### design.v
module instruction_decoder (
    input  logic [31:0] instr,
    output logic is_set_height,
    output logic is_set_weight,
    output logic is_calc_bmi,
    output logic is_calc_bmr,
    output logic [31:25] funct7,  
    output logic [31:20] imm,  
    output logic [24:20] rs2,    
    output logic [19:15] rs1,   
    output logic [11:7] rd  
);
    logic [6:0] opcode;
    assign opcode = instr[6:0];
    logic [14:12] w_h;
    assign w_h = instr[14:12];
    assign is_set_height = (opcode == 7'b0001011) & (w_h == 3'b000);
    assign is_set_weight = (opcode == 7'b0001011) & (w_h == 3'b001);
    assign is_calc_bmi   = (opcode == 7'b0001101);
    assign is_calc_bmr   = (opcode == 7'b0001110);
    assign imm = instr[31:20];
    assign rd = instr[11:7];
    assign rs2 = instr[24:20];
    assign rs1 = instr[19:15];
    assign funct7 = (is_calc_bmr)?instr[31:25]:7'b0;
endmodule
module memory (
    input  logic        clk,
    input  logic        reset,
    input  logic        we_height,
    input  logic        we_weight,
    input  logic [4:0]  user_index,
    input  logic [31:0] data_in,
    output logic [31:0] height_out,
    output logic [31:0] weight_out
);
    reg [31:0] mem_height [0:31];
    reg [31:0] mem_weight [0:31];
    always @(posedge clk or posedge reset) begin
         if (reset) begin
           for (int i = 0; i < 32; i++) begin
                mem_height[i] <= 32'd0;     
                mem_weight[i] <= 32'd0;      
            end
        end else begin
            if (we_height) mem_height[user_index] <= data_in;
            if (we_weight) mem_weight[user_index] <= data_in;
        end
    end
    assign height_out = mem_height[user_index];
    assign weight_out = mem_weight[user_index];
endmodule
module alu (
    input logic is_calc_bmi,
    input logic is_calc_bmr,
    input logic [31:0] height,   
    input logic [31:0] weight,   
    input logic [6:0] funct7,    
    output logic [31:0] result
);
    logic [31:0] bmi;
    logic [31:0] bmr;
    logic [31:0] height_mm;
    logic [31:0] height_m2;
    logic [31:0] weight_x10000;  
    logic [5:0] age;
    logic gender;  
    assign gender = funct7[6];
    assign age = funct7[5:0];
    always@(*)begin
        height_mm = height * 10;  
        height_m2 = (height_mm * height_mm) / 10000;  
        weight_x10000 = weight * 10000;
        bmi = 0;
        bmr = 0;
        if (is_calc_bmi) begin
            if (height_m2 != 0)
                bmi = weight_x10000 / height_m2;   
            else
                bmi = 0;
            result = bmi;
        end
        else if (is_calc_bmr) begin
            bmr = (10 * weight) + (625 * height / 100) - (5 * age);
            if (gender)
                bmr = bmr + 5;
            else
                bmr = bmr - 161;
            result = bmr;
        end
        else begin
            result = 0;   
        end
    end
endmodule
module top (
    input  logic        clk,
    input  logic        reset,
    input  logic [31:0] instr,
    output logic [31:0] result
);
    logic is_set_height;
    logic is_set_weight;
    logic is_calc_bmi;
    logic is_calc_bmr;
    logic [31:25] gender_age;
    logic [31:20] imm;  
    logic [24:20] rs2;    
    logic [19:15] rs1;   
    logic [11:7] rd;  
    logic [31:0] height_out;
    logic [31:0] weight_out;
    logic [31:0] alu_result;
    logic [4:0]  user_index;
    instruction_decoder u_decoder(.instr(instr),
        .is_set_height(is_set_height),
        .is_set_weight(is_set_weight),
        .is_calc_bmi(is_calc_bmi),
        .is_calc_bmr(is_calc_bmr),
        .funct7(gender_age),  
        .imm(imm),  
        .rs2(rs2),    
        .rs1(rs1),   
        .rd(rd)  
        );
    logic [31:0] imm_extended;
    assign imm_extended = {{20{imm[31]}}, imm};  
    assign user_index = (is_set_height | is_set_weight) ? rd : rs1;
    memory user_memory(.clk(clk),
        .reset(reset),
        .we_height(is_set_height),
        .we_weight(is_set_weight),
        .user_index(user_index),
        .data_in(imm_extended),
        .height_out(height_out),
        .weight_out(weight_out));
    alu health_alu (
        .is_calc_bmi(is_calc_bmi),
        .is_calc_bmr(is_calc_bmr),
        .height(height_out),
        .weight(weight_out),
        .funct7(gender_age),
        .result(alu_result)
    );
    always @(posedge clk or posedge reset) begin
        if (reset)
            result <= 32'd0;
        else
            result <= alu_result;
    end
endmodule
### run.sh
#!/bin/bash
# the make line also repeats each setting of config.mk as NAME=value (left out here)
make -C /OpenROAD-flow-scripts/flow DESIGN_CONFIG=/design/flow/config.mk WORK_HOME=/design/flow/orfs CLKGATE_MAP_FILE= finish
### config.mk
export PLATFORM = sky130hd
export DESIGN_NAME = top
export DESIGN_NICKNAME = top
export VERILOG_FILES = /design/flow/design.v
export SDC_FILE = /design/flow/constraint.sdc
export NUM_CORES = 4
export LEC_CHECK = 0
export ABC_AREA = 1
export CAP_MARGIN = 0
export CORE_ASPECT_RATIO = 0.7
export CORE_MARGIN = 2
export CORE_UTILIZATION = 66
export CTS_CLUSTER_DIAMETER = 211
export SLEW_MARGIN = 40
export TNS_END_PERCENT = 5
### constraint.sdc
create_clock -name core_clock -period 134.0 [get_ports {clk}]
set_input_delay 26.8000 -clock core_clock [delete_from_list [all_inputs] [get_ports {clk}]]
set_output_delay 26.8000 -clock core_clock [all_outputs]
set_load 0.01 [all_outputs]
==> metrics.cfg, run 1 <==
[synth]
synth_area_leader_cell=dfrtp_1
ys_chip_area_um2=122100
post_synth.cell_area_avg_um2=6.809
yosysUniqueCellTypes=109
ys_sh_mux=0.0004407
synthCells=17929
adder_share=0.1733
synth_stat.cells=17929
xor_share=0.05787
logic_family=simple AND/OR/NAND/NOR gates
synthFlopType=dfrtp_1
common_cells=4235 x nand2_1, 2306 x inv_1, 1330 x o21ai_0, 1328 x nor2_1, 1057 x ha_1
synthArstFlopShare=1.000
edf_count=0
ys_sh_aoi=0.1494
ys.flops=800
yosys.area.top_type_share=0.1640
postSynthSeqShare=0.1640
top_cell=nand2_1
simple_gate_share=0.3455
top_cells_by_area=dfrtp_1 16%, nand2_1 13%, ha_1 11%
synth.cell_area_um2=122100
yosys_warnings=5

[place]
place_area_um2=160400
io_buffers=65
gp_congestion=1.148
dp_hpwl_um=412800

[floorplan]
design.core.area_um2=184300
rows=132
design.die.area_um2=188500
initCoreUtil=0.6623
die_y_um=363.8
io_pins=66
die_x_um=518.0

[status]
failed_stage=5_1_grt
status=aborted with a tool error
error_line=[ERROR GRT-0116] Global routing finished with congestion. Check the congestion regions in the DRC Viewer.

[clock_tree]
htree_levels=3
cts_inserted_buffers=79
root_buffer=clkbuf_16
clock_path_buffers=3
numClockSinks=800

[grt]
grt_remaining_overflow=51
grt.total_usage=0.6710

==> repair_timing <==
| item | in CTS |
|---|---|
| gates resized | 605 |
| gates cloned | 15 |
| pin swaps | 311 |
| hold buffers | 0 |
| buffers inserted | 285 |
| endpoints found under the setup margin | 6 |
==> per-layer routing <==
layer	overflow	track usage
met1	0	0.7406
met2	17	0.8555
met3	0	0.4616
met4	34	0.5541
met5	0	0.1609
==> stage by stage <==
| stage | TNS (ps) | worst slack [ps] | utilization | instances | hold slack [ps] |
|---|---|---|---|---|---|
| after detailed placement | -36430 | -11700 | 0.8702 | 24803 | 472.8 |
| after global placement | -17300 | -7320 | 0.8698 | 24803 | 461.5 |
| after floorplan | -15380 | -6989 | - | 17934 | 445.5 |
| after CTS | -9201 | -4863 | 0.9122 | 25248 | 489.7 |
==> inputs of run 2 (changes only) <==
CAP_MARGIN = 20   (was 0)
CELL_PAD_IN_SITES_GLOBAL_PLACEMENT = 0   (was unset)
CORE_ASPECT_RATIO = unset   (was 0.7)
CORE_UTILIZATION = 58   (was 66)
CTS_CLUSTER_DIAMETER = 86   (was 211)
MAX_ROUTING_LAYER = met5   (was unset)
PLACE_DENSITY = 0.62   (was unset)
SLEW_MARGIN = 20   (was 40)
clock period = 172.0 ns   (was 134.0 ns; I/O delays follow)
==> run 2 against run 1 <==
Now clean on timing, DRC and antenna. Die size is 14% higher. Synthesized cell count stayed put. Synthesized area stayed put.
==> metrics.cfg, run 2 <==
[status]
status=finished clean  ; was aborted with a tool error

[floorplan]
io_pins=66  ; unchanged
design.die.area_um2=214200  ; was 188500 um2
die_x_um=462.8  ; was 518.0 um
die_y_um=462.8  ; was 363.8 um
rows=168  ; was 132
design.core.area_um2=209400  ; was 184300 um2
initCoreUtil=0.5831  ; was 0.6623

[sta]
fmax_mhz=6.172
setup_viol=0
worst_clock_skew_ps=98.39
hold_viol=0
setup_ws_ps=9985
relSlewSlack=0.1228
fin_crit_ps=162020
slew_viol_final=0
post-route-period-util=0.9420
fin_hold_ws_ps=480.6
fin_tns_setup_ps=0
worst_pin_slew_ps=1308

[grt]
first_global_vias=115587
grt.total_usage=0.3983
antenna_found_initial=19
grt_remaining_overflow=0
grt_pass1_wl_um=675100
grt_max_degree=157

[setup_path]
slowest_delay_ps=600
path_buffers=155
r2r_start=user_memory.mem_height[12][4]
crit_required_ps=172640
rrSetupSlack_ps=45090
cp_common_cell=nand2_1
critPathCaptureType=flip-flop
rr_endpoint=result[0]
worstSetupStartpoint=instr[3]
cp_slowest_cell=clkdlybuf4s50_1
crit_path_start_kind=input pin
path_delay_family=simple AND/OR/NAND/NOR gates
path_depth=833
rr_worst_depth=822
critical_path_class=in -> reg
cp_max_fo=32
worstPathArrival_ps=162660
endpoint=result[0]

[synth]
post_synth.cell_area_avg_um2=6.809  ; unchanged
ys_sh_aoi=0.1494  ; unchanged
adder_share=0.1733  ; unchanged
synth_stat.cells=17929  ; unchanged
xor_share=0.05787  ; unchanged
top_cells_by_area=dfrtp_1 16%, nand2_1 13%, ha_1 11%  ; unchanged
common_cells=4235 x nand2_1, 2306 x inv_1, 1330 x o21ai_0, 1328 x nor2_1, 1057 x ha_1  ; unchanged
ys.flops=800  ; unchanged
ys_chip_area_um2=122100  ; unchanged
synthCells=17929  ; unchanged
yosys_warnings=5  ; unchanged
synth.cell_area_um2=122100  ; unchanged
synthArstFlopShare=1.000  ; unchanged
yosys.area.top_type_share=0.1640  ; unchanged
logic_family=simple AND/OR/NAND/NOR gates  ; unchanged
simple_gate_share=0.3455  ; unchanged
edf_count=0  ; unchanged
yosysUniqueCellTypes=109  ; unchanged
postSynthSeqShare=0.1640  ; unchanged
synth_area_leader_cell=dfrtp_1  ; unchanged
synthFlopType=dfrtp_1  ; unchanged
ys_sh_mux=0.0004407  ; unchanged
top_cell=nand2_1  ; unchanged

[place]
dp_hpwl_um=344400  ; was 412800 um
io_buffers=65  ; unchanged
gp_congestion=1.055  ; was 1.148
place_area_um2=125700  ; was 160400 um2
dp_slack_ps=-3011  ; was -11700 ps

[route]
postRouteAntennaNets=0
vias=123437
first_pass_iters=7
wl_per_cell_um=21.14
remaining_drc_errors=0
drt-total-wl_um=443000
via_per_inst=5.892
drt_iter0_drc=13406

[layout]
register_area_um2=20020
nets=19562
comb_area_um2=89950
nFillCells=20243
areaGrowthSynthToFinish_pct=6.967
final_cell_area_um2=130600

[clock_tree]
clock_path_buffers=3  ; unchanged
root_buffer=clkbuf_16  ; unchanged
clk_pin_slew_ps=60
numClockSinks=800  ; unchanged
insertion_delay_ps=760
cts_inserted_buffers=85  ; was 79
htree_levels=3  ; unchanged
cts_tree=done
holdBufCountCts=0  ; unchanged

[min_path]
hold_depth=2
min_delay_worst_endpoint=user_memory.mem_weight[0][7]
hp-start=user_memory.mem_weight[0][7]
min_path_type=reg -> reg

[run]
maxCapViolCount=0
warnings=53

## run 2: final cells by class
| class | instances | area share |
|---|---|---|
| multi-input cells | 14124 | 0.6888 |
| flip-flops and latches | 800 | 0.1533 |
| inverters | 2530 | 0.07506 |
| repair buffers | 528 | 0.03292 |
| well taps | 2805 | 0.02688 |
| clock buffers | 118 | 0.01862 |
| clock inverters | 34 | 0.003986 |
| repair inverters | 6 | 0.0003162 |
| diodes | 6 | 0.0001150 |
## run 2: routing by layer
metal,vias up,part of all wire,global-route usage
li1,59059,-,-
met1,57716,0.43,0.5519
met2,5581,0.43,0.6117
met3,1057,0.097,0.06759
met4,24,0.049,0.1677
met5,-,0.00036,0
## run 2: stage by stage
step / util / instances
finish: 0.6237 / 20951
global route: 0.6237 / 20949
CTS: 0.6147 / 20855
detailed placement: 0.6003 / 20702
global placement: 0.6002 / 20702
floorplan: - / 17934
## run 2: repair_timing
item	4_1_cts	5_1_grt
pin swaps	0	40
setup endpoints to repair	2	5
buffers inserted	0	70
resized	17	328
cloned	1	19
==> inputs of run 3 (changes only) <==
ABC_AREA = 0   (was 1)
CELL_PAD_IN_SITES_DETAIL_PLACEMENT = 1   (was unset)
CELL_PAD_IN_SITES_GLOBAL_PLACEMENT = unset   (was 0)
CORE_ASPECT_RATIO = 1.97   (was unset)
CORE_UTILIZATION = 51   (was 58)
CTS_CLUSTER_DIAMETER = unset   (was 86)
CTS_CLUSTER_SIZE = 60   (was unset)
MAX_ROUTING_LAYER = unset   (was met5)
MIN_ROUTING_LAYER = met2   (was unset)
PLACE_DENSITY = unset   (was 0.62)
SETUP_SLACK_MARGIN = -1.26   (was unset)
TNS_END_PERCENT = unset   (was 5)
clock period = 282.0 ns   (was 172.0 ns; I/O delays follow)
==> run 3 against run 2 <==
The flow now stops in 5_1_grt. Synthesized area down 9.2%. Die size up 3.4%. Synthesized cell count down 27%.
==> metrics.cfg, run 3 <==
[synth]
logic_family=AND-OR/OR-AND gates  ; was simple AND/OR/NAND/NOR gates
xor_share=0.07457  ; was 0.05787
adder_share=0.1912  ; was 0.1733
post_synth.cell_area_avg_um2=8.496  ; was 6.809 um2
edf_count=0  ; unchanged
ys_sh_mux=0.1041  ; was 0.0004407
synthCells=13052  ; was 17929
synth.cell_area_um2=110900  ; was 122100 um2
common_cells=1093 x a21oi_1, 1056 x ha_1, 1052 x nor2_1, 1033 x inv_1, 881 x mux2_2  ; was 4235 x nand2_1, 2306 x inv_1, 1330 x o21ai_0, 1328 x nor2_1, 1057 x ha_1
yosysUniqueCellTypes=189  ; was 109
synthFlopType=dfrtp_1  ; unchanged
postSynthSeqShare=0.1805  ; was 0.1640
top_cells_by_area=dfrtp_1 18%, ha_1 12%, mux2_2 8.9%  ; was dfrtp_1 16%, nand2_1 13%, ha_1 11%
top_cell=a21oi_1  ; was nand2_1
synth_area_leader_cell=dfrtp_1  ; unchanged
yosys_warnings=5  ; unchanged
synth_stat.cells=13052  ; was 17929
simple_gate_share=0.1694  ; was 0.3455
ys_chip_area_um2=110900  ; was 122100 um2
ys.flops=800  ; unchanged
synthArstFlopShare=1.000  ; unchanged
ys_sh_aoi=0.2186  ; was 0.1494
yosys.area.top_type_share=0.1805  ; was 0.1640

[place]
dp_hpwl_um=433000  ; was 344400 um
gp_congestion=1.292  ; was 1.055
io_buffers=65  ; unchanged
dp_slack_ps=5277  ; was -3011 ps

[grt]
grt_remaining_overflow=107
grt.total_usage=0.8013

[clock_tree]
holdBufCountCts=0  ; unchanged
root_buffer=clkbuf_16  ; unchanged
cts-resized-gates=0  ; was 17
cts_inserted_buffers=77  ; was 85
htree_levels=3  ; unchanged
postCtsSetupBuffers=0  ; unchanged
numClockSinks=800  ; unchanged
clock_path_buffers=3  ; unchanged

[floorplan]
io_pins=66  ; unchanged
rows=240  ; was 168
die_x_um=336.2  ; was 462.8 um
initCoreUtil=0.5122  ; was 0.5831
design.core.area_um2=216500  ; was 209400 um2
die_y_um=658.5  ; was 462.8 um
design.die.area_um2=221400  ; was 214200 um2

[status]
failed_stage=5_1_grt
status=aborted with a tool error  ; was finished clean
error_line=[ERROR GRT-0116] Global routing finished with congestion. Check the congestion regions in the DRC Viewer.

run 3: through the flow:
step	cell area, um2	cells	utilization	hold slack, ps
detailed placement	114800	15734	0.5304	487.1
CTS	117500	15872	0.5426	508.6
floorplan	110900	13057	-	469.4
global placement	114800	15734	0.5302	483.8
run 3: per-layer routing:
layer | overflow | track usage
met4 | 39 | 0.7492
met3 | 26 | 0.7850
met5 | 6 | 0.3373
met1 | - | -
met2 | 36 | 0.8833
==> inputs of run 4 (changes only) <==
ABC_AREA = unset   (was 0)
CELL_PAD_IN_SITES_DETAIL_PLACEMENT = unset   (was 1)
CORE_ASPECT_RATIO = unset   (was 1.97)
CORE_UTILIZATION = 65   (was 51)
CTS_CLUSTER_DIAMETER = 221   (was unset)
CTS_CLUSTER_SIZE = unset   (was 60)
MIN_ROUTING_LAYER = unset   (was met2)
SETUP_SLACK_MARGIN = 5.0   (was -1.26)
TNS_END_PERCENT = 5   (was unset)
clock period = 191.0 ns   (was 282.0 ns; I/O delays follow)
==> run 4 against run 3 <==
The flow again stops in 5_1_grt. Synthesized cell count unchanged. Die size shrank 21%. Synthesized area did not move.
==> metrics.cfg, run 4 <==
[synth]
edf_count=0  ; unchanged
postSynthSeqShare=0.1805  ; unchanged
ys_sh_mux=0.1041  ; unchanged
post_synth.cell_area_avg_um2=8.496  ; unchanged
xor_share=0.07457  ; unchanged
common_cells=1093 x a21oi_1, 1056 x ha_1, 1052 x nor2_1, 1033 x inv_1, 881 x mux2_2  ; unchanged
yosys_warnings=5  ; unchanged
ys.flops=800  ; unchanged
synthCells=13052  ; unchanged
top_cell=a21oi_1  ; unchanged
synth_area_leader_cell=dfrtp_1  ; unchanged
yosys.area.top_type_share=0.1805  ; unchanged
adder_share=0.1912  ; unchanged
synth.cell_area_um2=110900  ; unchanged
ys_sh_aoi=0.2186  ; unchanged
synthFlopType=dfrtp_1  ; unchanged
simple_gate_share=0.1694  ; unchanged
synthArstFlopShare=1.000  ; unchanged
synth_stat.cells=13052  ; unchanged
ys_chip_area_um2=110900  ; unchanged
yosysUniqueCellTypes=189  ; unchanged
logic_family=AND-OR/OR-AND gates  ; unchanged
top_cells_by_area=dfrtp_1 18%, ha_1 12%, mux2_2 8.9%  ; unchanged

[place]
place_area_um2=144000  ; was 114800 um2
gp_congestion=1.107  ; was 1.292
io_buffers=65  ; unchanged
dp_hpwl_um=370200  ; was 433000 um

[floorplan]
design.die.area_um2=173900  ; was 221400 um2
die_y_um=417.0  ; was 658.5 um
rows=151  ; was 240
initCoreUtil=0.6543  ; was 0.5122
io_pins=66  ; unchanged
design.core.area_um2=169500  ; was 216500 um2
die_x_um=417.0  ; was 336.2 um

[status]
error_line=[ERROR GRT-0116] Global routing finished with congestion. Check the congestion regions in the DRC Viewer.  ; unchanged
status=aborted with a tool error  ; unchanged
failed_stage=5_1_grt  ; unchanged

[clock_tree]
root_buffer=clkbuf_16  ; unchanged
clock_path_buffers=3  ; unchanged
htree_levels=3  ; unchanged
holdBufCountCts=0  ; unchanged
cts_inserted_buffers=79  ; was 77
numClockSinks=800  ; unchanged

[grt]
grt_remaining_overflow=1225
grt.total_usage=0.7227

run 4: per-stage QoR:
step                      instances  hold WS [ps]  setup WS (ps)
after CTS                     19214         510.4          -6151
after detailed placement      18887         490.8         -11160
after global placement        18887         478.4          -3745
after floorplan               13057         469.4         -10160
run 4: repair_timing:
action / 4_1_cts
setup buffers: 180
gates cloned: 1
endpoints found under the setup margin: 5
gates resized: 241
pin swaps: 215
run 4: routing by layer:
layer | overflow | GRT usage
met1 | 81 | 0.7170
met2 | 768 | 0.9330
met3 | 52 | 0.5199
met4 | 321 | 0.7082
met5 | 3 | 0.3034
==> inputs of run 5 (changes only) <==
CORE_UTILIZATION = 40   (was 65)
CTS_CLUSTER_DIAMETER = unset   (was 221)
TNS_END_PERCENT = unset   (was 5)
clock period = 240.0 ns   (was 191.0 ns; I/O delays follow)
==> run 5 against run 4 <==
The run now finishes clean. Synthesized area unchanged. Die size up 62%. Synthesized cell count unchanged.
==> metrics.cfg, run 5 <==
[clock_tree]
numClockSinks=800  ; unchanged
root_buffer=clkbuf_16  ; unchanged
clock_path_buffers=3  ; unchanged
cts_tree=done
holdBufCountCts=0  ; unchanged
htree_levels=3  ; unchanged
clk_pin_slew_ps=70
cts_inserted_buffers=87  ; was 79
insertion_delay_ps=740

[sta]
post-route-period-util=0.9268
fin_crit_ps=222430
worst_pin_slew_ps=1199
fmax_mhz=4.496
rsz0062_at_grt=no
slew_viol_final=0
hold_viol=0
worst_clock_skew_ps=58.02
relSlewSlack=0.1905
setup_viol=0

[status]
status=finished clean  ; was aborted with a tool error

[place]
dp_hpwl_um=299500  ; was 370200 um
gp_congestion=0.9876  ; was 1.107
io_buffers=65  ; unchanged
dp_cells=16560  ; was 18887

[setup_path]
critPathCaptureType=flip-flop
endpoint=result[0]
cp_slowest_cell=o21ai_0
cp_common_cell=a21oi_1
crit_path_start_kind=input pin
rrSetupSlack_ps=65730
worstPathArrival_ps=223020
path_depth=949
rr_endpoint=result[0]
cp_max_fo=44
rr_worst_depth=944
critical_path_class=in -> reg
crit_required_ps=240590
slowest_delay_ps=680
worstSetupStartpoint=instr[2]
path_delay_family=AND-OR/OR-AND gates
r2r_start=user_memory.mem_height[19][2]
path_buffers=60

[min_path]
hp-start=user_memory.mem_weight[0][5]
hold_depth=1
min_delay_worst_endpoint=user_memory.mem_weight[0][5]
min_path_type=reg -> reg

[synth]
synthCells=13052  ; unchanged
common_cells=1093 x a21oi_1, 1056 x ha_1, 1052 x nor2_1, 1033 x inv_1, 881 x mux2_2  ; unchanged
top_cells_by_area=dfrtp_1 18%, ha_1 12%, mux2_2 8.9%  ; unchanged
synth.cell_area_um2=110900  ; unchanged
ys.flops=800  ; unchanged
postSynthSeqShare=0.1805  ; unchanged
ys_sh_aoi=0.2186  ; unchanged
xor_share=0.07457  ; unchanged
simple_gate_share=0.1694  ; unchanged
synthArstFlopShare=1.000  ; unchanged
yosys_warnings=5  ; unchanged
synth_stat.cells=13052  ; unchanged
logic_family=AND-OR/OR-AND gates  ; unchanged
ys_sh_mux=0.1041  ; unchanged
yosysUniqueCellTypes=189  ; unchanged
synthFlopType=dfrtp_1  ; unchanged
top_cell=a21oi_1  ; unchanged
post_synth.cell_area_avg_um2=8.496  ; unchanged
synth_area_leader_cell=dfrtp_1  ; unchanged
ys_chip_area_um2=110900  ; unchanged
edf_count=0  ; unchanged
adder_share=0.1912  ; unchanged
yosys.area.top_type_share=0.1805  ; unchanged

[layout]
areaGrowthSynthToFinish_pct=10.02
nets=14576
register_area_um2=20020
nFillCells=27255
comb_area_um2=86160
final_core_util=0.4420
layoutNonFillerInstCount=16879

[run]
warnings=50
maxCapViolCount=0

[grt]
grt.total_usage=0.2748
grt_pass1_wl_um=601300
grt_max_degree=155
grt.busiest_layer=met2
use_met2=0.4404
gr-usage-met3=0.03855
grt_remaining_overflow=0
met1_usage=0.3750
antenna_found_initial=22
first_global_vias=97799

[floorplan]
die_x_um=530.5  ; was 417.0 um
initCoreUtil=0.4017  ; was 0.6543
io_pins=66  ; unchanged
design.core.area_um2=276000  ; was 169500 um2
die_y_um=530.5  ; was 417.0 um
design.die.area_um2=281400  ; was 173900 um2
rows=193  ; was 151

[route]
postRouteAntennaNets=0
drt_iter0_drc=9958
wl_per_cell_um=23.84
via_per_inst=6.054
first_pass_iters=8
vias=102184
remaining_drc_errors=0
drt-total-wl_um=402400

run 5: layer usage:
layer  share of wire  wire (um)
met3           0.073      29230
met4           0.039      15800
met2            0.45     180300
met5        0.000080         32
met1            0.44     177000
run 5: per-stage QoR:
stage          setup TNS, ps  hold slack (ps)  setup WS (ps)  cell area, um2
6_report                   0            503.2          17570          122000
5_1_grt                    0            512.3           4413          122000
4_1_cts                    0            504.2           5037          119300
3_5_place_dp          -669.2            489.9         -669.2          116000
3_3_place_gp               0            478.8           2228          115900
2_1_floorplan              0            469.4           8253          110900
run 5: final cells by class:
cell class	count	share of cell area
Antenna cell	12	0.0002461
Clock buffer	119	0.02016
Inverter	1069	0.03399
Clock inverter	42	0.005025
Timing Repair inverter	1	0.00007179
Sequential cell	800	0.1641
Multi-Input combinational cell	10661	0.7062
Tap cell	3705	0.03800
Timing Repair Buffer	470	0.03218
run 5: what timing repair did:
item | CTS | global route
pin swaps | 6 | 73
setup buffers | 10 | 115
endpoints found under the hold margin | 0 | 0
setup endpoints to repair | 2 | 4
gates cloned | 3 | 15
gates resized | 36 | 381
==> inputs of run 6 (changes only) <==
CELL_PAD_IN_SITES_GLOBAL_PLACEMENT = 0   (was unset)
CORE_UTILIZATION = 58   (was 40)
CTS_CLUSTER_DIAMETER = 399   (was unset)
MAX_ROUTING_LAYER = met5   (was unset)
PLACE_DENSITY_LB_ADDON = 0.07   (was unset)
SETUP_SLACK_MARGIN = unset   (was 5.0)
TNS_END_PERCENT = 5   (was unset)
clock period = 180.0 ns   (was 240.0 ns; I/O delays follow)
==> run 6 against run 5 <==
The run now fails in 5_1_grt. Synthesized cell count unchanged. Die size decreased by 31%. Synthesized area unchanged.
==> metrics.cfg, run 6 <==
[synth]
synthFlopType=dfrtp_1  ; unchanged
ys_sh_aoi=0.2186  ; unchanged
xor_share=0.07457  ; unchanged
top_cells_by_area=dfrtp_1 18%, ha_1 12%, mux2_2 8.9%  ; unchanged
synthCells=13052  ; unchanged
synth.cell_area_um2=110900  ; unchanged
yosys.area.top_type_share=0.1805  ; unchanged
top_cell=a21oi_1  ; unchanged
postSynthSeqShare=0.1805  ; unchanged
adder_share=0.1912  ; unchanged
simple_gate_share=0.1694  ; unchanged
synthArstFlopShare=1.000  ; unchanged
ys.flops=800  ; unchanged
logic_family=AND-OR/OR-AND gates  ; unchanged
post_synth.cell_area_avg_um2=8.496  ; unchanged
synth_stat.cells=13052  ; unchanged
common_cells=1093 x a21oi_1, 1056 x ha_1, 1052 x nor2_1, 1033 x inv_1, 881 x mux2_2  ; unchanged
ys_chip_area_um2=110900  ; unchanged
synth_area_leader_cell=dfrtp_1  ; unchanged
yosys_warnings=5  ; unchanged
edf_count=0  ; unchanged
yosysUniqueCellTypes=189  ; unchanged
ys_sh_mux=0.1041  ; unchanged

[status]
failed_stage=5_1_grt
status=aborted with a tool error  ; was finished clean

[floorplan]
initCoreUtil=0.5837  ; was 0.4017
design.die.area_um2=194700  ; was 281400 um2
rows=160  ; was 193
io_pins=66  ; unchanged
design.core.area_um2=190000  ; was 276000 um2
die_x_um=441.2  ; was 530.5 um
die_y_um=441.2  ; was 530.5 um

[place]
place_area_um2=145600  ; was 116000 um2
dp_hpwl_um=375500  ; was 299500 um
gp_congestion=1.068  ; was 0.9876
dp_cells=19349  ; was 16560
io_buffers=65  ; unchanged

[clock_tree]
htree_levels=3  ; unchanged
holdBufCountCts=0  ; unchanged
numClockSinks=800  ; unchanged
root_buffer=clkbuf_16  ; unchanged
cts_inserted_buffers=80  ; was 87
clock_path_buffers=3  ; unchanged

[run 6: repair_timing]
action,4_1_cts
gates resized,366
buffers inserted,283
hold endpoints to repair,0
setup endpoints to repair,5
pin swaps,298
gates cloned,1
[run 6: stage by stage]
| stage | setup slack (ps) | utilization |
|---|---|---|
| after global placement | -14140 | 0.7664 |
| after detailed placement | -18970 | 0.7665 |
| after floorplan | -18960 | - |
| after CTS | -11920 | 0.8009 |
==> inputs of run 7 (changes only) <==
ABC_AREA = 1   (was unset)
CAP_MARGIN = 15   (was 20)
CELL_PAD_IN_SITES_GLOBAL_PLACEMENT = unset   (was 0)
CORE_UTILIZATION = 68   (was 58)
CTS_CLUSTER_DIAMETER = 282   (was 399)
CTS_CLUSTER_SIZE = 98   (was unset)
MAX_ROUTING_LAYER = unset   (was met5)
PLACE_DENSITY = 0.41   (was unset)
PLACE_DENSITY_LB_ADDON = unset   (was 0.07)
TNS_END_PERCENT = 15   (was 5)
clock period = 101.0 ns   (was 180.0 ns; I/O delays follow)
==> run 7 against run 6 <==
The flow stops in 4_1_cts. Synthesized cell count grew 37%. Die size shrank 6.0%. Synthesized area grew 10%.
==> metrics.cfg, run 7 <==
[synth]
top_cells_by_area=dfrtp_1 16%, nand2_1 13%, ha_1 11%  ; was dfrtp_1 18%, ha_1 12%, mux2_2 8.9%
synthCells=17929  ; was 13052
synth_stat.cells=17929  ; was 13052
logic_family=simple AND/OR/NAND/NOR gates  ; was AND-OR/OR-AND gates
yosys.area.top_type_share=0.1640  ; was 0.1805
synth.cell_area_um2=122100  ; was 110900 um2
ys.flops=800  ; unchanged
top_cell=nand2_1  ; was a21oi_1
post_synth.cell_area_avg_um2=6.809  ; was 8.496 um2
edf_count=0  ; unchanged
common_cells=4235 x nand2_1, 2306 x inv_1, 1330 x o21ai_0, 1328 x nor2_1, 1057 x ha_1  ; was 1093 x a21oi_1, 1056 x ha_1, 1052 x nor2_1, 1033 x inv_1, 881 x mux2_2
xor_share=0.05787  ; was 0.07457
simple_gate_share=0.3455  ; was 0.1694
synthFlopType=dfrtp_1  ; unchanged
ys_chip_area_um2=122100  ; was 110900 um2
postSynthSeqShare=0.1640  ; was 0.1805
synthArstFlopShare=1.000  ; unchanged
synth_area_leader_cell=dfrtp_1  ; unchanged
yosysUniqueCellTypes=109  ; was 189
ys_sh_aoi=0.1494  ; was 0.2186
adder_share=0.1733  ; was 0.1912
yosys_warnings=5  ; unchanged
ys_sh_mux=0.0004407  ; was 0.1041

[floorplan]
rows=155  ; was 160
die_y_um=427.7  ; was 441.2 um
design.core.area_um2=178400  ; was 190000 um2
die_x_um=427.7  ; was 441.2 um
io_pins=66  ; unchanged
design.die.area_um2=182900  ; was 194700 um2
initCoreUtil=0.6842  ; was 0.5837

[status]
error_line=[ERROR DPL-0033] detailed placement checks failed during check placement.
failed_stage=4_1_cts  ; was 5_1_grt
status=aborted with a tool error  ; unchanged

[place]
place_area_um2=161200  ; was 145600 um2
gp_congestion=1.080  ; was 1.068
dp_slack_ps=-37810  ; was -18970 ps
io_buffers=65  ; unchanged
dp_cells=24801  ; was 19349
dp_hpwl_um=402100  ; was 375500 um

[run 7: through the flow]
stage | hold slack, ps | utilization
3_5_place_dp | 472.8 | 0.9036
3_3_place_gp | 460.2 | 0.9036
2_1_floorplan | 445.5 | -
==> inputs of run 8 (changes only) <==
CAP_MARGIN = 20   (was 15)
CORE_UTILIZATION = 62   (was 68)
CTS_CLUSTER_DIAMETER = unset   (was 282)
CTS_CLUSTER_SIZE = unset   (was 98)
PLACE_DENSITY = unset   (was 0.41)
PLACE_DENSITY_LB_ADDON = 0.01   (was unset)
TNS_END_PERCENT = unset   (was 15)
clock period = 165.0 ns   (was 101.0 ns; I/O delays follow)
==> run 8 against run 7 <==
Now clean on timing, DRC and antenna. Synthesized area did not move. Synthesized cell count did not move. Die size rose by 9.6%.
==> metrics.cfg, run 8 <==
[place]
dp_slack_ps=-5944  ; was -37810 ps
dp_cells=20585  ; was 24801
gp_congestion=1.081  ; was 1.080
io_buffers=65  ; unchanged
dp_hpwl_um=333500  ; was 402100 um

[synth]
ys.flops=800  ; unchanged
yosys.area.top_type_share=0.1640  ; unchanged
post_synth.cell_area_avg_um2=6.809  ; unchanged
common_cells=4235 x nand2_1, 2306 x inv_1, 1330 x o21ai_0, 1328 x nor2_1, 1057 x ha_1  ; unchanged
synthArstFlopShare=1.000  ; unchanged
synthFlopType=dfrtp_1  ; unchanged
ys_chip_area_um2=122100  ; unchanged
ys_sh_mux=0.0004407  ; unchanged
yosys_warnings=5  ; unchanged
adder_share=0.1733  ; unchanged
edf_count=0  ; unchanged
yosysUniqueCellTypes=109  ; unchanged
synth_stat.cells=17929  ; unchanged
top_cell=nand2_1  ; unchanged
ys_sh_aoi=0.1494  ; unchanged
simple_gate_share=0.3455  ; unchanged
synth.cell_area_um2=122100  ; unchanged
top_cells_by_area=dfrtp_1 16%, nand2_1 13%, ha_1 11%  ; unchanged
synthCells=17929  ; unchanged
synth_area_leader_cell=dfrtp_1  ; unchanged
postSynthSeqShare=0.1640  ; unchanged
xor_share=0.05787  ; unchanged
logic_family=simple AND/OR/NAND/NOR gates  ; unchanged

[clock_tree]
clk_pin_slew_ps=90
htree_levels=3
clock_path_buffers=3
insertion_delay_ps=700
numClockSinks=800
cts_inserted_buffers=79
root_buffer=clkbuf_16
cts_tree=done

[setup_path]
rrSetupSlack_ps=41390
worstPathArrival_ps=157970
path_buffers=156
r2r_start=user_memory.mem_height[17][4]
worstSetupStartpoint=instr[1]
crit_required_ps=165640
endpoint=result[0]
cp_max_fo=42
rr_endpoint=result[0]
path_delay_family=simple AND/OR/NAND/NOR gates
critPathCaptureType=flip-flop
path_depth=818
crit_path_start_kind=input pin
cp_slowest_cell=fa_2
critical_path_class=in -> reg
rr_worst_depth=806
slowest_delay_ps=630
cp_common_cell=nand2_1

[min_path]
hold_depth=2
hp-start=user_memory.mem_weight[0][8]
min_path_type=reg -> reg
min_delay_worst_endpoint=user_memory.mem_weight[0][8]

[sta]
relSlewSlack=0.2062
fin_tns_setup_ps=0
fmax_mhz=6.356
slew_viol_final=0
worst_pin_slew_ps=1186
setup_viol=0
post-route-period-util=0.9535
worst_clock_skew_ps=59.35
hold_viol=0
fin_crit_ps=157330
setup_ws_ps=7667

[grt]
grt_remaining_overflow=0
first_global_vias=116232
grt_max_degree=199
antenna_found_initial=16
grt_pass1_wl_um=655200
grt.total_usage=0.4139

[floorplan]
initCoreUtil=0.6254  ; was 0.6842
io_pins=66  ; unchanged
die_x_um=447.7  ; was 427.7 um
design.core.area_um2=195200  ; was 178400 um2
die_y_um=447.7  ; was 427.7 um
design.die.area_um2=200500  ; was 182900 um2
rows=162  ; was 155

[run]
warnings=54
maxCapViolCount=0

[route]
remaining_drc_errors=0
drt_iter0_drc=14177
wl_per_cell_um=20.65
via_per_inst=5.992
first_pass_iters=12
vias=125294
postRouteAntennaNets=0
drt-total-wl_um=431800

[layout]
nets=19698
nFillCells=17446
areaGrowthSynthToFinish_pct=8.400
final_core_util=0.6780
layoutNonFillerInstCount=20909

[status]
status=finished clean  ; was aborted with a tool error

## run 8: per-layer routing
metal	track usage	share of wire
met2	0.6309	0.42
met5	0	0.00028
met4	0.1734	0.051
met1	0.5732	0.42
met3	0.07770	0.11
## run 8: final cells by class
cell class / instances / area (um2) / area share
Antenna cell: 10 / 25.02 / 0.0001891
Clock buffer: 117 / 2360 / 0.01783
Clock inverter: 28 / 375.4 / 0.002836
Inverter: 2530 / 9833 / 0.07431
Multi-Input combinational cell: 14126 / 90910 / 0.6870
Sequential cell: 800 / 20020 / 0.1513
Tap cell: 2624 / 3283 / 0.02481
Timing Repair Buffer: 668 / 5495 / 0.04153
Timing Repair inverter: 6 / 35.03 / 0.0002647
## run 8: through the flow
step                instance area [um2]  hold WS (ps)
finish                           132300         480.6
global route                     132300         500.1
CTS                              128900         483.8
detailed placement               125900         468.8
global placement                 125900         460.4
floorplan                        122100         445.5
## run 8: repair_timing
action,in CTS,in global routing
setup endpoints to repair,3,5
gates cloned,6,19
gates resized,54,536
endpoints found under the hold margin,0,0
pin swaps,2,126
buffers inserted,7,135
hold buffers,0,0
==> inputs of run 9 (changes only) <==
CORE_UTILIZATION = 69   (was 62)
PLACE_DENSITY_LB_ADDON = unset   (was 0.01)
clock period = 258.0 ns   (was 165.0 ns; I/O delays follow)
==> run 9 against run 8 <==
Still clean. Clock skew is 21 ps higher. Register-to-register slack better by 52000 ps. Final cell count is 3.8% lower. Synthesized area stayed put. First-iteration DRC count is 8.1% higher. Die size is 10% lower. Setup slack better by 33000 ps. Core utilization is 3.7 points higher.
==> metrics.cfg, run 9 <==
[status]
status=finished clean  ; unchanged

[setup_path]
r2r_start=user_memory.mem_height[31][4]  ; was user_memory.mem_height[17][4]
endpoint=result[0]  ; unchanged
rr_worst_depth=812  ; was 806
path_buffers=135  ; was 156
slowest_delay_ps=1050  ; was 630 ps
cp_max_fo=42  ; unchanged
path_depth=822  ; was 818
worstSetupStartpoint=instr[13]  ; was instr[1]
crit_required_ps=258650  ; was 165640 ps
worstPathArrival_ps=217630  ; was 157970 ps
crit_path_start_kind=input pin  ; unchanged
cp_slowest_cell=a2111oi_1  ; was fa_2
cp_common_cell=nand2_1  ; unchanged
rr_endpoint=result[0]  ; unchanged
rrSetupSlack_ps=93600  ; was 41390 ps
path_delay_family=simple AND/OR/NAND/NOR gates  ; unchanged
critPathCaptureType=flip-flop  ; unchanged
critical_path_class=in -> reg  ; unchanged

[synth]
ys_sh_mux=0.0004407  ; unchanged
ys.flops=800  ; unchanged
synth.cell_area_um2=122100  ; unchanged
synthArstFlopShare=1.000  ; unchanged
post_synth.cell_area_avg_um2=6.809  ; unchanged
top_cells_by_area=dfrtp_1 16%, nand2_1 13%, ha_1 11%  ; unchanged
top_cell=nand2_1  ; unchanged
synth_stat.cells=17929  ; unchanged
common_cells=4235 x nand2_1, 2306 x inv_1, 1330 x o21ai_0, 1328 x nor2_1, 1057 x ha_1  ; unchanged
synth_area_leader_cell=dfrtp_1  ; unchanged
xor_share=0.05787  ; unchanged
postSynthSeqShare=0.1640  ; unchanged
ys_chip_area_um2=122100  ; unchanged
adder_share=0.1733  ; unchanged
synthCells=17929  ; unchanged
yosys.area.top_type_share=0.1640  ; unchanged
edf_count=0  ; unchanged
logic_family=simple AND/OR/NAND/NOR gates  ; unchanged
simple_gate_share=0.3455  ; unchanged
ys_sh_aoi=0.1494  ; unchanged
synthFlopType=dfrtp_1  ; unchanged
yosys_warnings=5  ; unchanged
yosysUniqueCellTypes=109  ; unchanged

[place]
dp_slack_ps=44610  ; was -5944 ps
io_buffers=65  ; unchanged
gp_congestion=1.065  ; was 1.081
dp_cells=19971  ; was 20585
dp_hpwl_um=326900  ; was 333500 um

[sta]
worst_pin_slew_ps=1247  ; was 1186 ps
fin_tns_setup_ps=0  ; unchanged
rsz0062_at_grt=no
post-route-period-util=0.8410  ; was 0.9535
setup_ws_ps=41020  ; was 7667 ps
fmax_mhz=4.609
relSlewSlack=0.1664  ; was 0.2062
fin_crit_ps=216980
worst_clock_skew_ps=80.45  ; was 59.35 ps
hold_viol=0  ; unchanged
setup_viol=0  ; unchanged
slew_viol_final=0  ; unchanged

[clock_tree]
htree_levels=3  ; unchanged
cts-resized-gates=0  ; was 54
root_buffer=clkbuf_16  ; unchanged
postCtsSetupBuffers=0  ; was 7
cts_tree=done  ; unchanged
cts_inserted_buffers=78  ; was 79
holdBufCountCts=0  ; unchanged
insertion_delay_ps=750  ; was 700 ps
clock_path_buffers=3  ; unchanged
numClockSinks=800  ; unchanged
clk_pin_slew_ps=110  ; was 90 ps

[grt]
grt.busiest_layer=met2  ; unchanged
grt.total_usage=0.4568  ; was 0.4139
gr-usage-met3=0.1045  ; was 0.07770
grt_max_degree=172  ; was 199
grt_remaining_overflow=0  ; unchanged
met1_usage=0.6135  ; was 0.5732
use_met2=0.6926  ; was 0.6309
antenna_found_initial=24  ; was 16
first_global_vias=117667  ; was 116232
grt_pass1_wl_um=653200  ; was 655200 um

[floorplan]
io_pins=66  ; unchanged
initCoreUtil=0.6939  ; was 0.6254
design.die.area_um2=180300  ; was 200500 um2
die_x_um=424.6  ; was 447.7 um
die_y_um=424.6  ; was 447.7 um
rows=154  ; was 162
design.core.area_um2=175900  ; was 195200 um2

[route]
remaining_drc_errors=0  ; unchanged
via_per_inst=6.237  ; was 5.992
first_pass_iters=7  ; was 12
wl_per_cell_um=21.09  ; was 20.65 um
drt_iter0_drc=15330  ; was 14177
vias=125492  ; was 125294
drt-total-wl_um=424300  ; was 431800 um
postRouteAntennaNets=0  ; unchanged

[min_path]
hold_depth=2  ; unchanged
min_delay_worst_endpoint=user_memory.mem_weight[0][8]  ; unchanged
hp-start=user_memory.mem_weight[0][8]  ; unchanged
min_path_type=reg -> reg  ; unchanged

[layout]
nets=19199  ; was 19698
areaGrowthSynthToFinish_pct=3.047  ; was 8.400%
nFillCells=14580  ; was 17446
final_core_util=0.7151  ; was 0.6780
layoutNonFillerInstCount=20122  ; was 20909

[run]
warnings=53  ; was 54
maxCapViolCount=0  ; unchanged

[run 9: metal layers]
metal | wire, um | share of wire | vias to the layer above
met2 | 179200 | 0.42 | 7786
li1 | - | - | 58277
met1 | 167700 | 0.40 | 57911
met4 | 23960 | 0.056 | 32
met5 | 266 | 0.00063 | -
met3 | 53200 | 0.13 | 1486
[run 9: final cells by class]
cell class	count	area (um2)	share of cell area
timing repair buffer	192	1649	0.01311
inverter	2530	9683	0.07697
antenna	8	20.02	0.0001591
clock buffer	115	2291	0.01821
tap	2340	2928	0.02327
sequential	800	20020	0.1591
multi-input combinational	14110	88790	0.7058
clock inverter	27	414.1	0.003292
[run 9: per-stage QoR]
step | hold slack (ps) | instance area (um2)
after floorplan | 445.5 | 122100
after global placement | 457.8 | 123000
after detailed placement | 467.5 | 123000
after CTS | 481.9 | 125700
after global routing | 500.3 | 125800
final | 485.8 | 125800
==> inputs of run 10 (changes only) <==
CORE_UTILIZATION = 72   (was 69)
CTS_CLUSTER_DIAMETER = 103   (was unset)
CTS_CLUSTER_SIZE = 72   (was unset)
PLACE_DENSITY_LB_ADDON = 0.26   (was unset)
SLEW_MARGIN = 30   (was 20)
clock period = 141.0 ns   (was 258.0 ns; I/O delays follow)
==> run 10 against run 9 <==
The flow now stops in 5_1_grt. Synthesized cell count unchanged. Die size decreased by 4.1%. Synthesized area unchanged.
==> metrics.cfg, run 10 <==
[status]
error_line=[ERROR GRT-0232] Routing congestion too high. Check the congestion heatmap in the GUI.
failed_stage=5_1_grt
status=aborted with a tool error  ; was finished clean

[synth]
synth_area_leader_cell=dfrtp_1  ; unchanged
yosys.area.top_type_share=0.1640  ; unchanged
post_synth.cell_area_avg_um2=6.809  ; unchanged
yosys_warnings=5  ; unchanged
xor_share=0.05787  ; unchanged
synthArstFlopShare=1.000  ; unchanged
synth_stat.cells=17929  ; unchanged
synthCells=17929  ; unchanged
ys_chip_area_um2=122100  ; unchanged
adder_share=0.1733  ; unchanged
synthFlopType=dfrtp_1  ; unchanged
edf_count=0  ; unchanged
logic_family=simple AND/OR/NAND/NOR gates  ; unchanged
top_cell=nand2_1  ; unchanged
synth.cell_area_um2=122100  ; unchanged
ys.flops=800  ; unchanged
top_cells_by_area=dfrtp_1 16%, nand2_1 13%, ha_1 11%  ; unchanged
ys_sh_aoi=0.1494  ; unchanged
postSynthSeqShare=0.1640  ; unchanged
yosysUniqueCellTypes=109  ; unchanged
simple_gate_share=0.3455  ; unchanged
ys_sh_mux=0.0004407  ; unchanged
common_cells=4235 x nand2_1, 2306 x inv_1, 1330 x o21ai_0, 1328 x nor2_1, 1057 x ha_1  ; unchanged

[clock_tree]
cts_inserted_buffers=22  ; was 78
htree_levels=1  ; was 3
clock_path_buffers=3  ; unchanged
numClockSinks=800  ; unchanged
root_buffer=clkbuf_16  ; unchanged

[grt]
grt.total_usage=0.8373
grt_remaining_overflow=2023

[floorplan]
die_y_um=415.8  ; was 424.6 um
rows=151  ; was 154
design.core.area_um2=168900  ; was 175900 um2
design.die.area_um2=172900  ; was 180300 um2
io_pins=66  ; unchanged
die_x_um=415.8  ; was 424.6 um
initCoreUtil=0.7228  ; was 0.6939

[place]
gp_congestion=1.127  ; was 1.065
io_buffers=65  ; unchanged
dp_slack_ps=-5208  ; was 44610 ps
place_area_um2=136100  ; was 123000 um2
dp_hpwl_um=331500  ; was 326900 um

[run 10: metal layers]
| layer | GRT usage | overflow |
|---|---|---|
| met5 | 0.5499 | 20 |
| met3 | 0.7355 | 119 |
| met1 | 0.8184 | 80 |
| met4 | 0.8369 | 638 |
| met2 | 0.9666 | 1166 |
[run 10: through the flow]
stage	cells	hold slack [ps]
after CTS	21497	497.6
after detailed placement	21383	468.0
after global placement	21382	459.5
after floorplan	17934	445.5
[run 10: repair_timing]
| item | 4_1_cts |
|---|---|
| pin swaps | 106 |
| gates cloned | 8 |
| resized | 261 |
| setup endpoints to repair | 3 |
| hold buffers | 0 |
| buffers inserted | 66 |
==> inputs of run 11 (changes only) <==
CAP_MARGIN = 40   (was 20)
CELL_PAD_IN_SITES_DETAIL_PLACEMENT = 2   (was unset)
CELL_PAD_IN_SITES_GLOBAL_PLACEMENT = 3   (was unset)
CORE_ASPECT_RATIO = 1.56   (was unset)
CORE_UTILIZATION = 62   (was 72)
CTS_CLUSTER_DIAMETER = unset   (was 103)
CTS_CLUSTER_SIZE = 61   (was 72)
MIN_ROUTING_LAYER = met2   (was unset)
PLACE_DENSITY_LB_ADDON = 0.04   (was 0.26)
SLEW_MARGIN = 20   (was 30)
clock period = 266.0 ns   (was 141.0 ns; I/O delays follow)
==> run 11 against run 10 <==
The run fails in 3_1_place_gp_skip_io. Synthesized area unchanged. Synthesized cell count unchanged. Die size increased by 16%.
==> metrics.cfg, run 11 <==
[floorplan]
die_y_um=558.2  ; was 415.8 um
design.core.area_um2=195800  ; was 168900 um2
initCoreUtil=0.6234  ; was 0.7228
design.die.area_um2=200600  ; was 172900 um2
die_x_um=359.3  ; was 415.8 um
rows=203  ; was 151

[synth]
ys.flops=800  ; unchanged
synthArstFlopShare=1.000  ; unchanged
synthFlopType=dfrtp_1  ; unchanged
top_cell=nand2_1  ; unchanged
yosys_warnings=5  ; unchanged
simple_gate_share=0.3455  ; unchanged
ys_sh_mux=0.0004407  ; unchanged
postSynthSeqShare=0.1640  ; unchanged
ys_chip_area_um2=122100  ; unchanged
top_cells_by_area=dfrtp_1 16%, nand2_1 13%, ha_1 11%  ; unchanged
post_synth.cell_area_avg_um2=6.809  ; unchanged
synth_stat.cells=17929  ; unchanged
synth_area_leader_cell=dfrtp_1  ; unchanged
ys_sh_aoi=0.1494  ; unchanged
edf_count=0  ; unchanged
adder_share=0.1733  ; unchanged
yosysUniqueCellTypes=109  ; unchanged
logic_family=simple AND/OR/NAND/NOR gates  ; unchanged
synthCells=17929  ; unchanged
xor_share=0.05787  ; unchanged
common_cells=4235 x nand2_1, 2306 x inv_1, 1330 x o21ai_0, 1328 x nor2_1, 1057 x ha_1  ; unchanged
synth.cell_area_um2=122100  ; unchanged
yosys.area.top_type_share=0.1640  ; unchanged

[status]
status=aborted with a tool error  ; unchanged
failed_stage=3_1_place_gp_skip_io  ; was 5_1_grt
error_line=[ERROR FLW-0024] Place density exceeds 1.0 (current PLACE_DENSITY_LB_ADDON =  0.04). Please check if the value of  PLACE_DENSITY_LB_ADDON is between 0 and 0.99.  ; was [ERROR GRT-0232] Routing congestion too high. Check the congestion heatmap in the GUI.

==> inputs of run 12 (changes only) <==
ABC_AREA = 0   (was 1)
CAP_MARGIN = 20   (was 40)
CELL_PAD_IN_SITES_DETAIL_PLACEMENT = 1   (was 2)
CELL_PAD_IN_SITES_GLOBAL_PLACEMENT = unset   (was 3)
CORE_ASPECT_RATIO = unset   (was 1.56)
CORE_UTILIZATION = 61   (was 62)
CTS_CLUSTER_DIAMETER = 397   (was unset)
CTS_CLUSTER_SIZE = unset   (was 61)
GPL_ROUTABILITY_DRIVEN = 0   (was unset)
GPL_TIMING_DRIVEN = 0   (was unset)
PLACE_DENSITY_LB_ADDON = unset   (was 0.04)
SETUP_SLACK_MARGIN = 5.0   (was unset)
clock period = 250.0 ns   (was 266.0 ns; I/O delays follow)
==> run 12 against run 11 <==
The flow stops in 5_1_grt. Synthesized cell count decreased by 27%. Die size decreased by 7.7%. Synthesized area decreased by 9.2%.
==> metrics.cfg, run 12 <==
[floorplan]
initCoreUtil=0.6135  ; was 0.6234
design.die.area_um2=185200  ; was 200600 um2
die_y_um=430.4  ; was 558.2 um
io_pins=66
design.core.area_um2=180700  ; was 195800 um2
die_x_um=430.4  ; was 359.3 um
rows=156  ; was 203

[status]
failed_stage=5_1_grt  ; was 3_1_place_gp_skip_io
status=aborted with a tool error  ; unchanged
error_line=[ERROR GRT-0116] Global routing finished with congestion. Check the congestion regions in the DRC Viewer.  ; was [ERROR FLW-0024] Place density exceeds 1.0 (current PLACE_DENSITY_LB_ADDON =  0.04). Please check if the value of  PLACE_DENSITY_LB_ADDON is between 0 and 0.99.

[synth]
synthCells=13052  ; was 17929
synth_stat.cells=13052  ; was 17929
post_synth.cell_area_avg_um2=8.496  ; was 6.809 um2
ys_chip_area_um2=110900  ; was 122100 um2
yosysUniqueCellTypes=189  ; was 109
synthArstFlopShare=1.000  ; unchanged
xor_share=0.07457  ; was 0.05787
common_cells=1093 x a21oi_1, 1056 x ha_1, 1052 x nor2_1, 1033 x inv_1, 881 x mux2_2  ; was 4235 x nand2_1, 2306 x inv_1, 1330 x o21ai_0, 1328 x nor2_1, 1057 x ha_1
simple_gate_share=0.1694  ; was 0.3455
synth_area_leader_cell=dfrtp_1  ; unchanged
synth.cell_area_um2=110900  ; was 122100 um2
top_cells_by_area=dfrtp_1 18%, ha_1 12%, mux2_2 8.9%  ; was dfrtp_1 16%, nand2_1 13%, ha_1 11%
yosys.area.top_type_share=0.1805  ; was 0.1640
logic_family=AND-OR/OR-AND gates  ; was simple AND/OR/NAND/NOR gates
ys_sh_mux=0.1041  ; was 0.0004407
top_cell=a21oi_1  ; was nand2_1
postSynthSeqShare=0.1805  ; was 0.1640
ys.flops=800  ; unchanged
ys_sh_aoi=0.2186  ; was 0.1494
adder_share=0.1912  ; was 0.1733
edf_count=0  ; unchanged
synthFlopType=dfrtp_1  ; unchanged
yosys_warnings=5  ; unchanged

[clock_tree]
root_buffer=clkbuf_16
holdBufCountCts=0
numClockSinks=800
clock_path_buffers=3
htree_levels=3
cts_inserted_buffers=85

[place]
io_buffers=53
dp_cells=15520
dp_hpwl_um=379600
place_area_um2=115600

[grt]
grt_remaining_overflow=6466
grt.total_usage=0.9910

run 12: metal layers:
metal / global-route usage / GRT overflow
met1: - / -
met2: 0.9763 / 1374
met3: 1.078 / 3699
met4: 0.8877 / 942
met5: 0.9503 / 451
run 12: repair_timing:
| action | in CTS |
|---|---|
| resized | 702 |
| endpoints found under the setup margin | 7 |
| pin swaps | 66 |
| setup buffers | 91 |
| cloned | 11 |
run 12: metrics by stage:
| step | hold WS (ps) | setup slack (ps) |
|---|---|---|
| after floorplan | 469.4 | 16250 |
| after detailed placement | 491.6 | -32830 |
| after global placement | 480.7 | -43240 |
| after CTS | 509.4 | 5033 |
==> inputs of run 13 (changes only) <==
ABC_AREA = 1   (was 0)
CELL_PAD_IN_SITES_DETAIL_PLACEMENT = unset   (was 1)
CORE_UTILIZATION = 57   (was 61)
CTS_CLUSTER_DIAMETER = 221   (was 397)
GPL_ROUTABILITY_DRIVEN = unset   (was 0)
GPL_TIMING_DRIVEN = unset   (was 0)
MIN_ROUTING_LAYER = unset   (was met2)
clock period = 170.0 ns   (was 250.0 ns; I/O delays follow)
==> run 13 against run 12 <==
The run now finishes clean. Die size rose by 18%. Synthesized cell count rose by 37%. Synthesized area rose by 10%.
==> metrics.cfg, run 13 <==
[sta]
relSlewSlack=0.1952
hold_viol=0
rsz0062_at_grt=no
fin_crit_ps=157080
post-route-period-util=0.9240
setup_viol=0
worst_clock_skew_ps=93.26
fin_hold_ws_ps=480.8
fmax_mhz=6.366
slew_viol_final=0
worst_pin_slew_ps=1203

[setup_path]
crit_path_start_kind=input pin
path_delay_family=simple AND/OR/NAND/NOR gates
path_depth=844
rr_worst_depth=835
critical_path_class=in -> reg
path_buffers=150
worstSetupStartpoint=instr[0]
cp_slowest_cell=clkdlybuf4s50_1
r2r_start=user_memory.mem_height[12][4]
cp_max_fo=31
worstPathArrival_ps=157660
rrSetupSlack_ps=47460
crit_required_ps=170580
endpoint=result[0]
slowest_delay_ps=610
cp_common_cell=nand2_1
rr_endpoint=result[0]
critPathCaptureType=flip-flop

[layout]
areaGrowthSynthToFinish_pct=9.459
comb_area_um2=91410
nFillCells=20219
register_area_um2=20020
nets=19764
final_core_util=0.6288

[synth]
yosys.area.top_type_share=0.1640  ; was 0.1805
synth_area_leader_cell=dfrtp_1  ; unchanged
top_cells_by_area=dfrtp_1 16%, nand2_1 13%, ha_1 11%  ; was dfrtp_1 18%, ha_1 12%, mux2_2 8.9%
synthArstFlopShare=1.000  ; unchanged
yosysUniqueCellTypes=109  ; was 189
simple_gate_share=0.3455  ; was 0.1694
common_cells=4235 x nand2_1, 2306 x inv_1, 1330 x o21ai_0, 1328 x nor2_1, 1057 x ha_1  ; was 1093 x a21oi_1, 1056 x ha_1, 1052 x nor2_1, 1033 x inv_1, 881 x mux2_2
synth.cell_area_um2=122100  ; was 110900 um2
synth_stat.cells=17929  ; was 13052
synthFlopType=dfrtp_1  ; unchanged
edf_count=0  ; unchanged
ys_chip_area_um2=122100  ; was 110900 um2
synthCells=17929  ; was 13052
xor_share=0.05787  ; was 0.07457
ys_sh_mux=0.0004407  ; was 0.1041
top_cell=nand2_1  ; was a21oi_1
post_synth.cell_area_avg_um2=6.809  ; was 8.496 um2
postSynthSeqShare=0.1640  ; was 0.1805
adder_share=0.1733  ; was 0.1912
ys.flops=800  ; unchanged
ys_sh_aoi=0.1494  ; was 0.2186
yosys_warnings=5  ; unchanged
logic_family=simple AND/OR/NAND/NOR gates  ; was AND-OR/OR-AND gates

[run]
warnings=56
maxCapViolCount=0

[place]
io_buffers=65  ; was 53
dp_hpwl_um=346100  ; was 379600 um
gp_congestion=1.064

[clock_tree]
holdBufCountCts=0  ; unchanged
htree_levels=3  ; unchanged
clock_path_buffers=3  ; unchanged
cts_tree=done
numClockSinks=800  ; unchanged
cts_inserted_buffers=84  ; was 85
clk_pin_slew_ps=50
insertion_delay_ps=720
root_buffer=clkbuf_16  ; unchanged

[floorplan]
design.die.area_um2=217900  ; was 185200 um2
io_pins=66  ; unchanged
rows=169  ; was 156
initCoreUtil=0.5745  ; was 0.6135
die_y_um=466.8  ; was 430.4 um
design.core.area_um2=212500  ; was 180700 um2
die_x_um=466.8  ; was 430.4 um

[min_path]
min_delay_worst_endpoint=user_memory.mem_weight[0][9]
min_path_type=reg -> reg
hold_depth=2
hp-start=user_memory.mem_weight[0][9]

[route]
via_per_inst=5.874
maxUsedRoutingLayer=met5
vias=124370
drt_iter0_drc=13362
wl_met2_um=191000
drt-total-wl_um=448700
wl_met1_um=192000
routed-wl-met3_um=46820
first_pass_iters=6
wl_per_cell_um=21.19
postRouteAntennaNets=0
remaining_drc_errors=0

[grt]
grt.total_usage=0.3944
grt_max_degree=175
grt_remaining_overflow=0
grt_pass1_wl_um=673700
first_global_vias=114937
antenna_found_initial=17

[status]
status=finished clean  ; was aborted with a tool error

-- run 13: layout make-up --
class / instances / area share
multi-input cells: 14136 / 0.6841
clock buffers: 124 / 0.01850
diodes: 10 / 0.0001873
flip-flops and latches: 800 / 0.1498
repair inverters: 8 / 0.0004588
inverters: 2530 / 0.07372
well taps: 2821 / 0.02641
clock inverters: 27 / 0.002584
repair buffers: 717 / 0.04421
-- run 13: metrics by stage --
| stage | worst slack [ps] | cell area, um2 | setup TNS (ps) | cells |
|---|---|---|---|---|
| final | 12920 | 133600 | 0 | 21173 |
| after global routing | 3983 | 133600 | 0 | 21163 |
| after CTS | 5004 | 129400 | 0 | 20944 |
| after detailed placement | -3406 | 126100 | -5687 | 20769 |
| after global placement | -1745 | 126100 | -2392 | 20769 |
| after floorplan | 12050 | 122100 | 0 | 17934 |
-- run 13: what timing repair did --
item	in CTS	in global routing
setup endpoints to repair	3	5
gates resized	75	619
setup buffers	15	191
pin swaps	8	162
gates cloned	9	27
-- run 13: per-layer routing --
metal / track usage / vias to the layer above
li1: - / 59473
met1: 0.5556 / 58292
met2: 0.6015 / 5688
met3: 0.07315 / 907
met4: 0.1394 / 10
met5: 0 / -
==> inputs of run 14 (changes only) <==
ABC_AREA = unset   (was 1)
CELL_PAD_IN_SITES_DETAIL_PLACEMENT = 1   (was unset)
CORE_UTILIZATION = 40   (was 57)
CTS_CLUSTER_DIAMETER = unset   (was 221)
HOLD_SLACK_MARGIN = 0.2   (was unset)
clock period = 250.0 ns   (was 170.0 ns; I/O delays follow)
==> run 14 against run 13 <==
Design area decreased by 9.5%. Synthesized area down 9.2%. First-iteration DRC count is 34% lower. Sequential share of layout area grew 1.6 points. Critical path depth grew 107. Clock-buffer cell count shrank 3. Via count is 15% lower. Clock skew is 1.1 ps lower. Synthesized cell count is 27% lower. Setup slack better by 4700 ps. Worst hold slack improved by 23 ps. Critical path type unchanged. Largest cell class unchanged.
==> metrics.cfg, run 14 <==
[layout]
nets=14486  ; was 19764
final_cell_area_um2=120900  ; was 133600 um2

[setup_path]
path_buffers=54  ; was 150
cp_common_cell=a21oi_1  ; was nand2_1
critical_path_class=in -> reg  ; unchanged
crit_path_start_kind=input pin  ; unchanged
cp_slowest_cell=a2111oi_1  ; was clkdlybuf4s50_1
rr_worst_depth=951  ; was 835
crit_required_ps=250630  ; was 170580 ps
cp_max_fo=49  ; was 31
path_delay_family=AND-OR/OR-AND gates  ; was simple AND/OR/NAND/NOR gates
critPathCaptureType=flip-flop  ; unchanged

[clock_tree]
cts_tree=done  ; unchanged
htree_levels=3  ; unchanged
cts_inserted_buffers=87  ; was 84
root_buffer=clkbuf_16  ; unchanged
holdBufCountCts=0  ; unchanged

[synth]
ys_chip_area_um2=110900  ; was 122100 um2
yosys.area.top_type_share=0.1805  ; was 0.1640
synthArstFlopShare=1.000  ; unchanged
ys_sh_aoi=0.2186  ; was 0.1494
simple_gate_share=0.1694  ; was 0.3455
edf_count=0  ; unchanged
top_cell=a21oi_1  ; was nand2_1
synth_stat.cells=13052  ; was 17929
common_cells=1093 x a21oi_1, 1056 x ha_1, 1052 x nor2_1, 1033 x inv_1, 881 x mux2_2  ; was 4235 x nand2_1, 2306 x inv_1, 1330 x o21ai_0, 1328 x nor2_1, 1057 x ha_1
ys_sh_mux=0.1041  ; was 0.0004407
synth_area_leader_cell=dfrtp_1  ; unchanged
top_cells_by_area=dfrtp_1 18%, ha_1 12%, mux2_2 8.9%  ; was dfrtp_1 16%, nand2_1 13%, ha_1 11%
ys.flops=800  ; unchanged
post_synth.cell_area_avg_um2=8.496  ; was 6.809 um2

[place]
place_area_um2=115600  ; was 126100 um2
io_buffers=65  ; unchanged
gp_congestion=0.9764  ; was 1.064
dp_hpwl_um=324900  ; was 346100 um
dp_slack_ps=-3244  ; was -3406 ps

[sta]
relSlewSlack=0.1702  ; was 0.1952
setup_viol=0  ; unchanged
hold_viol=0  ; unchanged
fin_crit_ps=232400
rsz0062_at_grt=no  ; unchanged
worst_clock_skew_ps=92.12  ; was 93.26 ps
post-route-period-util=0.9296  ; was 0.9240
slew_viol_final=0  ; unchanged
worst_pin_slew_ps=1240  ; was 1203 ps

[route]
drt_iter0_drc=8842  ; was 13362
first_pass_iters=5  ; was 6
drt-total-wl_um=436700  ; was 448700 um
vias=105158  ; was 124370
postRouteAntennaNets=0  ; unchanged
wl_per_cell_um=26.02  ; was 21.19 um

[run]
warnings=47  ; was 56

[status]
status=finished clean  ; unchanged

[min_path]
hold_depth=1  ; was 2
hp-start=user_memory.mem_height[21][6]  ; was user_memory.mem_weight[0][9]
min_delay_worst_endpoint=user_memory.mem_height[21][6]  ; was user_memory.mem_weight[0][9]

[grt]
grt_pass1_wl_um=655300  ; was 673700 um
grt_remaining_overflow=0  ; unchanged
antenna_found_initial=24  ; was 17
first_global_vias=107281  ; was 114937
grt_max_degree=141  ; was 175

[floorplan]
die_x_um=530.5  ; was 466.8 um
io_pins=66  ; unchanged
design.die.area_um2=281400  ; was 217900 um2

## run 14: layout make-up
cell class | instances | area [um2]
diodes | 15 | 37.54
clock buffers | 121 | 2486
clock inverters | 35 | 513.0
fillers | 32608 | 155100
inverters | 1069 | 4148
multi-input cells | 10664 | 86020
flip-flops and latches | 800 | 20020
well taps | 3705 | 4636
repair buffers | 376 | 3047
repair inverters | 2 | 17.52
## run 14: timing repair
item,4_1_cts,5_1_grt
setup endpoints to repair,3,4
hold endpoints to repair,0,0
setup buffers,9,81
pin swaps,5,43
gates cloned,3,16
resized,37,326
## run 14: per-layer routing
layer | GRT usage | vias to the layer above | wire length, um
li1 | - | 47174 | -
met1 | 0.3878 | 53010 | 183000
met2 | 0.4853 | 3868 | 198100
met3 | 0.04265 | 1090 | 31150
met4 | 0.1438 | 16 | 24450
met5 | 0 | - | 101
## run 14: through the flow
| step | util | setup TNS, ps | instances | hold WS, ps |
|---|---|---|---|---|
| 6_report | 0.4381 | 0 | 16787 | 504.2 |
| 5_1_grt | 0.4380 | 0 | 16777 | 513.7 |
| 4_1_cts | 0.4305 | 0 | 16675 | 504.3 |
| 3_5_place_dp | 0.4187 | -4830 | 16507 | 489.2 |
| 3_3_place_gp | 0.4186 | 0 | 16506 | 480.4 |
| 2_1_floorplan | - | 0 | 13057 | 469.4 |
